==> willow: inputs <==
==> flow/design.v <==
`timescale 1ns / 1ps
module alu_top(
    input             clk,
    input      [31:0] a_in,
    input      [31:0] b_in,
    input      [3:0]  aluc_in,
    output reg [31:0] r_out,
    output reg        zero_out,
    output reg        overflow_out
    );
    reg  [31:0] a_q, b_q;
    reg  [3:0]  aluc_q;
    wire [31:0] r;
    wire        zero, overflow;
    alu u_alu(.a(a_q), .b(b_q), .overflow(overflow), .zero(zero), .r(r), .aluc(aluc_q));
    always @(posedge clk) begin
        a_q          <= a_in;
        b_q          <= b_in;
        aluc_q       <= aluc_in;
        r_out        <= r;
        zero_out     <= zero;
        overflow_out <= overflow;
    end
endmodule

`timescale 1ns / 1ps
module alu(
    input [31:0]a,
    input [31:0]b,
    output overflow,
    output zero,
    output [31:0]r,
    input [3:0] aluc   
    );
    parameter Add    =    3'b000;     
    parameter Addu    =    3'b010;     
    parameter Sub    =     3'b001;     
    parameter Subu    =    3'b011;     
    parameter And    =    3'b100;     
    parameter Or    =    3'b101;     
    parameter Xor    =    3'b110;     
	 parameter Lui1    =    3'b111;     
	 wire signed [31:0] sa=a,sb=b;
	 reg [32:0]result;
always@(*)begin
        case(aluc)
            Addu: begin
                result=a+b;
            end
            Subu: begin
                result=a-b;
            end
            Add: begin
                result=sa+sb;
            end
            Sub: begin
                result=sa-sb;
            end
            And: begin
                result=a&b;
            end
            Or: begin
                result=a|b;
            end
            Xor: begin
                result=a^b;
            end
            Lui1: begin
				result = {b[15:0], 16'b0};
				end
            default:
                result=a+b;
        endcase
    end
    assign r=result[31:0];
    assign zero=(r==32'b0)?1:0;
    assign overflow=result[32];
endmodule
==> flow/run.sh <==
#!/bin/bash
# the make line also repeats each setting of config.mk as NAME=value (left out here)
make -C /OpenROAD-flow-scripts/flow DESIGN_CONFIG=/design/flow/config.mk WORK_HOME=/design/flow/orfs CLKGATE_MAP_FILE= finish
==> flow/config.mk <==
export PLATFORM = sky130hd
export DESIGN_NAME = alu_top
export DESIGN_NICKNAME = alu_top
export VERILOG_FILES = /design/flow/design.v
export SDC_FILE = /design/flow/constraint.sdc
export NUM_CORES = 4
export LEC_CHECK = 0
export ABC_AREA = 1
export CAP_MARGIN = 20
export CORE_MARGIN = 2
export CORE_UTILIZATION = 72
export CTS_CLUSTER_DIAMETER = 105
export CTS_CLUSTER_SIZE = 72
export SLEW_MARGIN = 20
==> flow/constraint.sdc <==
create_clock -name core_clock -period 3.5 [get_ports {clk}]
set_input_delay 0.7000 -clock core_clock [delete_from_list [all_inputs] [get_ports {clk}]]
set_output_delay 0.7000 -clock core_clock [all_outputs]
set_load 0.01 [all_outputs]
==> yarrow (differences from willow) <==
==> flow/config.mk (replaced) <==
export PLATFORM = sky130hd
export DESIGN_NAME = alu_top
export DESIGN_NICKNAME = alu_top
export VERILOG_FILES = /design/flow/design.v
export SDC_FILE = /design/flow/constraint.sdc
export NUM_CORES = 4
export LEC_CHECK = 0
export CAP_MARGIN = 0
export CORE_MARGIN = 2
export CORE_UTILIZATION = 72
export CTS_CLUSTER_DIAMETER = 51
export CTS_CLUSTER_SIZE = 37
export PLACE_DENSITY = 0.67
export SLEW_MARGIN = 20
==> flow/constraint.sdc (replaced) <==
create_clock -name core_clock -period 5.42 [get_ports {clk}]
set_input_delay 1.0840 -clock core_clock [delete_from_list [all_inputs] [get_ports {clk}]]
set_output_delay 1.0840 -clock core_clock [all_outputs]
set_load 0.01 [all_outputs]
==> tundra (differences from willow) <==
==> flow/config.mk (replaced) <==
export PLATFORM = sky130hd
export DESIGN_NAME = alu_top
export DESIGN_NICKNAME = alu_top
export VERILOG_FILES = /design/flow/design.v
export SDC_FILE = /design/flow/constraint.sdc
export NUM_CORES = 4
export LEC_CHECK = 0
export CAP_MARGIN = 20
export CORE_MARGIN = 2
export CORE_UTILIZATION = 71
export CTS_CLUSTER_SIZE = 58
export PLACE_DENSITY = 0.67
export SLEW_MARGIN = 20
==> flow/constraint.sdc (replaced) <==
create_clock -name core_clock -period 5.0 [get_ports {clk}]
set_input_delay 1.0000 -clock core_clock [delete_from_list [all_inputs] [get_ports {clk}]]
set_output_delay 1.0000 -clock core_clock [all_outputs]
set_load 0.01 [all_outputs]
==> violet (differences from willow) <==
==> flow/config.mk (replaced) <==
export PLATFORM = sky130hd
export DESIGN_NAME = alu_top
export DESIGN_NICKNAME = alu_top
export VERILOG_FILES = /design/flow/design.v
export SDC_FILE = /design/flow/constraint.sdc
export NUM_CORES = 4
export LEC_CHECK = 0
export CAP_MARGIN = 20
export CORE_MARGIN = 2
export CORE_UTILIZATION = 40
export CTS_CLUSTER_SIZE = 98
export SLEW_MARGIN = 20
export TNS_END_PERCENT = 5
==> flow/constraint.sdc (replaced) <==
create_clock -name core_clock -period 6.0 [get_ports {clk}]
set_input_delay 1.2000 -clock core_clock [delete_from_list [all_inputs] [get_ports {clk}]]
set_output_delay 1.2000 -clock core_clock [all_outputs]
set_load 0.01 [all_outputs]
==> summary of the runs <==
In clock-buffer cell count, violet and yarrow do not differ.
Final area: yarrow is larger than violet (2.4%).
Between willow and yarrow, the lower synthesized cell count is in yarrow (gap about 55%, measured against yarrow).
tundra never finished: it broke off in global routing (5_1_grt) on GRT-0232. violet completed with no timing, DRC or antenna violations. yarrow finished but failed the layout checks on setup timing. willow failed in clock tree synthesis (4_1_cts) (DPL-0033).
Against yarrow, the sequential share of layout area of violet is higher by 0.39 points.

* * *

==> v8: inputs <==
Starts from the design.v that is shown in full above.
clock: 4.88 ns
lec_check: 0
cap_margin: 20
core_margin: 2
core_utilization: 66
slew_margin: 20
run.sh (not shown) runs the stock make flow with config.mk's settings and CLKGATE_MAP_FILE=.
==> v5: changes against v8 <==
Settings changed: CORE_UTILIZATION 66 to 40, CTS_CLUSTER_SIZE set to 100, TNS_END_PERCENT set to 5.
==> flow/constraint.sdc (replaced) <==
create_clock -name core_clock -period 6.0 [get_ports {clk}]
set_input_delay 1.2000 -clock core_clock [delete_from_list [all_inputs] [get_ports {clk}]]
set_output_delay 1.2000 -clock core_clock [all_outputs]
set_load 0.01 [all_outputs]
==> v30: changes against v8 <==
Settings changed: CORE_UTILIZATION 66 to 72, CTS_CLUSTER_DIAMETER set to 52, PLACE_DENSITY set to 0.37.
==> flow/constraint.sdc (replaced) <==
create_clock -name core_clock -period 5.34 [get_ports {clk}]
set_input_delay 1.0680 -clock core_clock [delete_from_list [all_inputs] [get_ports {clk}]]
set_output_delay 1.0680 -clock core_clock [all_outputs]
set_load 0.01 [all_outputs]
==> v16: changes against v8 <==
Settings changed: CORE_UTILIZATION 66 to 20.
==> flow/constraint.sdc (replaced) <==
create_clock -name core_clock -period 5.73 [get_ports {clk}]
set_input_delay 1.1460 -clock core_clock [delete_from_list [all_inputs] [get_ports {clk}]]
set_output_delay 1.1460 -clock core_clock [all_outputs]
set_load 0.01 [all_outputs]
==> run summary <==
fresh numbers from the pnr run: status=failed layout checks, SO Viols=setup timing, count of warning messages emitted by the tools=roughly 65, most common cell type on the critical path=nor3_4, final count of negative-setup-slack endpoints=3, core utilization of the finished layout=0.901, worst slew slack as a fraction of its limit=0.496, final setup margin=-1.00 ns, Hold Path Cell Cnt=3, cell count along the critical path=21
(the above is from v8)
==> run summary <==
fresh numbers from the pnr run: final count of negative-setup-slack endpoints=0, status=finished clean, count of warning messages emitted by the tools=roughly 59, worst slew slack as a fraction of its limit=0.329, cell count along the critical path=20, Hold Path Cell Cnt=3
(the above is from v16)
==> run summary <==
fresh numbers from the pnr run: worst slew slack as a fraction of its limit=0.359, final setup margin=around 0.36 ns, most common cell type on the critical path=or4_1, cell count along the critical path=18, status=finished clean, count of distinct cell types in the synthesized netlist=roughly 84, core utilization of the finished layout=0.485
(the above is from v5)
==> run summary <==
fresh numbers from the pnr run: SO Viols=setup timing, status=failed layout checks, most common cell type on the critical path=or4_1, final setup margin=-0.370 ns, final count of negative-setup-slack endpoints=1
(the above is from v30)

* * *

==> try-quartz: inputs <==
Starts from the design.v that is shown in full above.
export LEC_CHECK = 0
export CAP_MARGIN = 20
export CORE_MARGIN = 2
export CORE_UTILIZATION = 71
export CTS_CLUSTER_SIZE = 15
export HOLD_SLACK_MARGIN = -0.1
export PLACE_DENSITY_LB_ADDON = 0.24
export SETUP_SLACK_MARGIN = -0.41
export SLEW_MARGIN = 20
create_clock -name core_clock -period 4.71 [get_ports {clk}]
==> try-garnet: changes against try-quartz <==
==> flow/config.mk (replaced) <==
export PLATFORM = sky130hd
export DESIGN_NAME = alu_top
export DESIGN_NICKNAME = alu_top
export VERILOG_FILES = /design/flow/design.v
export SDC_FILE = /design/flow/constraint.sdc
export NUM_CORES = 4
export LEC_CHECK = 0
export CAP_MARGIN = 20
export CORE_MARGIN = 2
export CORE_UTILIZATION = 72
export CTS_CLUSTER_DIAMETER = 52
export PLACE_DENSITY = 0.4
export SLEW_MARGIN = 20
==> flow/constraint.sdc (replaced) <==
create_clock -name core_clock -period 5.48 [get_ports {clk}]
set_input_delay 1.0960 -clock core_clock [delete_from_list [all_inputs] [get_ports {clk}]]
set_output_delay 1.0960 -clock core_clock [all_outputs]
set_load 0.01 [all_outputs]
==> try-maple: changes against try-quartz <==
==> flow/config.mk (replaced) <==
export PLATFORM = sky130hd
export DESIGN_NAME = alu_top
export DESIGN_NICKNAME = alu_top
export VERILOG_FILES = /design/flow/design.v
export SDC_FILE = /design/flow/constraint.sdc
export NUM_CORES = 4
export LEC_CHECK = 0
export CAP_MARGIN = 20
export CORE_MARGIN = 2
export CORE_UTILIZATION = 66
export CTS_CLUSTER_DIAMETER = 62
export SLEW_MARGIN = 20
==> flow/constraint.sdc (replaced) <==
create_clock -name core_clock -period 4.88 [get_ports {clk}]
set_input_delay 0.9760 -clock core_clock [delete_from_list [all_inputs] [get_ports {clk}]]
set_output_delay 0.9760 -clock core_clock [all_outputs]
set_load 0.01 [all_outputs]
==> results.json <==
{
  "dieHeight_um": 118,
  "die_w_um": 118,
  "status": "stopped before the end",
  "routabilityCongestion": 1.05,
  "stop_stage": "clock tree synthesis (4_1_cts)",
  "placed_area_um2": 12100,
  "dp_slack_ns": -1.18,
  "dp_hpwl_um": 33600,
  "error": "[ERROR DPL-0038] Utilization greater than 100%, impossible to legalize",
  "dp_cells": 1598,
  "dieArea_um2": 13800,
  "core_area_um2": 12600
}
-- figures above: try-quartz

==> results.json <==
{
  "stop_stage": "global routing (5_1_grt)",
  "die_w_um": 117,
  "dp_slack_ns": -0.142,
  "dp_cells": 1400,
  "placed_area_um2": 10600,
  "dieHeight_um": 117,
  "error": "[ERROR GRT-0232] Routing congestion too high. Check the congestion heatmap in the GUI.",
  "dieArea_um2": 13600,
  "status": "stopped before the end"
}
-- figures above: try-garnet

==> results.json <==
{
  "status": "finished with violations",
  "setup_viol": 3,
  "die_w_um": 122,
  "core_area_um2": 13700,
  "setup_ws_ns": -1.00,
  "dieHeight_um": 122,
  "so.violations": "negative setup slack",
  "dp_hpwl_um": 27000
}
-- figures above: try-maple


* * *

==> inputs of v20 <==
// alu_top: RTL as listed in full above, without the edits since
==> flow/config.mk <==
export PLATFORM = sky130hd
export DESIGN_NAME = alu_top
export DESIGN_NICKNAME = alu_top
export VERILOG_FILES = /design/flow/design.v
export SDC_FILE = /design/flow/constraint.sdc
export NUM_CORES = 4
export LEC_CHECK = 0
export ABC_AREA = 0
export CAP_MARGIN = 20
export CORE_ASPECT_RATIO = 0.5
export CORE_MARGIN = 9
export CORE_UTILIZATION = 58
export CTS_CLUSTER_DIAMETER = 232
export CTS_CLUSTER_SIZE = 100
export PLACE_DENSITY = 0.92
export SETUP_SLACK_MARGIN = -0.35
export SLEW_MARGIN = 20
export TNS_END_PERCENT = 5
==> flow/constraint.sdc <==
create_clock -name core_clock -period 6.0 [get_ports {clk}]
set_input_delay 1.2000 -clock core_clock [delete_from_list [all_inputs] [get_ports {clk}]]
set_output_delay 1.2000 -clock core_clock [all_outputs]
set_load 0.01 [all_outputs]
==> v10 (differences from v20) <==
ABC_AREA = default   (was 0)
CORE_ASPECT_RATIO = default   (was 0.5)
CORE_MARGIN = 2   (was 9)
CORE_UTILIZATION = 72   (was 58)
CTS_CLUSTER_DIAMETER = 52   (was 232)
CTS_CLUSTER_SIZE = default   (was 100)
PLACE_DENSITY = 0.37   (was 0.92)
SETUP_SLACK_MARGIN = default   (was -0.35)
TNS_END_PERCENT = default   (was 5)
==> flow/constraint.sdc (replaced) <==
create_clock -name core_clock -period 5.48 [get_ports {clk}]
set_input_delay 1.0960 -clock core_clock [delete_from_list [all_inputs] [get_ports {clk}]]
set_output_delay 1.0960 -clock core_clock [all_outputs]
set_load 0.01 [all_outputs]
==> v19 (differences from v20) <==
ABC_AREA = default   (was 0)
CAP_MARGIN = 40   (was 20)
CORE_ASPECT_RATIO = default   (was 0.5)
CORE_MARGIN = 2   (was 9)
CORE_UTILIZATION = 72   (was 58)
CTS_CLUSTER_DIAMETER = 51   (was 232)
CTS_CLUSTER_SIZE = 24   (was 100)
PLACE_DENSITY = 0.67   (was 0.92)
SETUP_SLACK_MARGIN = default   (was -0.35)
TNS_END_PERCENT = default   (was 5)
==> flow/constraint.sdc (replaced) <==
create_clock -name core_clock -period 5.42 [get_ports {clk}]
set_input_delay 1.0840 -clock core_clock [delete_from_list [all_inputs] [get_ports {clk}]]
set_output_delay 1.0840 -clock core_clock [all_outputs]
set_load 0.01 [all_outputs]
==> v15 (differences from v20) <==
ABC_AREA = default   (was 0)
CORE_ASPECT_RATIO = default   (was 0.5)
CORE_MARGIN = 2   (was 9)
CORE_UTILIZATION = 40   (was 58)
CTS_CLUSTER_DIAMETER = default   (was 232)
CTS_CLUSTER_SIZE = default   (was 100)
PLACE_DENSITY = default   (was 0.92)
SETUP_SLACK_MARGIN = default   (was -0.35)
TNS_END_PERCENT = default   (was 5)
==> out/metrics.yaml <==
antennaDiodeCount: 0
clkbuf_count: 10
pg_comb_uw: 1220
violations: "negative setup slack"
setup_viol: 1
rrSetupSlack_ps: -220
cts_tree: "built"
status: "failed layout checks"
setup_ws_ps: -223
logic_gates: 877
That was v19.
==> out/metrics.yaml <==
die_area_sq_um: 13600
haltStage: "global routing (5_1_grt)"
status: "aborted with a tool error"
ys_sh_mux_pct: 4.95
postSynthCellCount: 1117
error: "[ERROR GRT-0232] Routing congestion too high. Check the congestion heatmap in the GUI."
synth_top_area_share_pct: 22.3
That was v10.
==> out/metrics.yaml <==
status: "complete, no violations"
setup_ws_ps: 357
dr.max_layer_used: "met4"
cts_tree: "built"
setup_viol: 0
timing.rr.end: "zero_out"
clkbuf_count: 10
That was v15.
==> out/metrics.yaml <==
fin_nets: 1420
critPathKind: "flop to flop"
fp.dieW_microns: 196
internal_power_uw: 1550
violations: "negative setup slack"
cp-startpoint: "b_q[1]"
cp_num_buf_inv: 3
setup_viol: 1
yosys-stat-area_sq_um: 9160
pg_comb_uw: 1040
setup_ws_ps: -38.4
clkbuf_count: 10
status: "failed layout checks"
That was v20.

* * *

==> inputs of cedar <==
Starts from the design.v that is shown in full above.
clock: 3.37 ns
lec_check: 0
abc_area: 1
cap_margin: 5
core_margin: 2
core_utilization: 71
cts_cluster_diameter: 279
cts_cluster_size: 95
place_density: 0.37
slew_margin: 20
==> nickel: changes against cedar <==
==> flow/config.mk (replaced) <==
export PLATFORM = sky130hd
export DESIGN_NAME = alu_top
export DESIGN_NICKNAME = alu_top
export VERILOG_FILES = /design/flow/design.v
export SDC_FILE = /design/flow/constraint.sdc
export NUM_CORES = 4
export LEC_CHECK = 0
export CAP_MARGIN = 35
export CORE_MARGIN = 2
export CORE_UTILIZATION = 72
export CTS_CLUSTER_DIAMETER = 51
export CTS_CLUSTER_SIZE = 21
export PLACE_DENSITY = 0.67
export SLEW_MARGIN = 20
==> flow/constraint.sdc (replaced) <==
create_clock -name core_clock -period 5.42 [get_ports {clk}]
set_input_delay 1.0840 -clock core_clock [delete_from_list [all_inputs] [get_ports {clk}]]
set_output_delay 1.0840 -clock core_clock [all_outputs]
set_load 0.01 [all_outputs]
==> onyx: changes against cedar <==
==> flow/config.mk (replaced) <==
export PLATFORM = sky130hd
export DESIGN_NAME = alu_top
export DESIGN_NICKNAME = alu_top
export VERILOG_FILES = /design/flow/design.v
export SDC_FILE = /design/flow/constraint.sdc
export NUM_CORES = 4
export LEC_CHECK = 0
export CAP_MARGIN = 20
export CORE_MARGIN = 2
export CORE_UTILIZATION = 67
export CTS_CLUSTER_SIZE = 100
export SLEW_MARGIN = 20
export TNS_END_PERCENT = 5
==> flow/constraint.sdc (replaced) <==
create_clock -name core_clock -period 6.0 [get_ports {clk}]
set_input_delay 1.2000 -clock core_clock [delete_from_list [all_inputs] [get_ports {clk}]]
set_output_delay 1.2000 -clock core_clock [all_outputs]
set_load 0.01 [all_outputs]
==> results <==
| quantity | nickel | onyx | cedar |
|---|---|---|---|
| Worst EP required | 5720 ps | 6300 ps | - |
| Internal power consumption | 1.72 mW | 1.52 mW | - |
| Count of non-CTS buffers in the layout | 179 | 126 | - |
| Final instance area | 0.0112 mm^2 | 0.0108 mm^2 | - |
| Hold depth | 3 | 3 | - |
| Crit path depth | 21 | 17 | - |
| Run status | failed layout checks | complete, no violations | did not finish |
| Stage where the flow stopped | - | - | clock tree synthesis |
| Violated checks | setup timing | - | - |
| Post-route antenna net violation count | 0 | 0 | - |
| Filler cell count | 606 | 852 | - |
| Post-route fraction of the period consumed by the critical path | 1.04 | 0.966 | - |
| Critical register-to-register path startpoint | b_q[1]$_DFF_P_ | aluc_q[2]$_DFF_P_ | - |
| Combinational share of cell area | 0.599 | 0.620 | - |
| DR vias/cell | 6.91 | 6.92 | - |
No activity file was given, so power comes from the tool's default toggle rates.
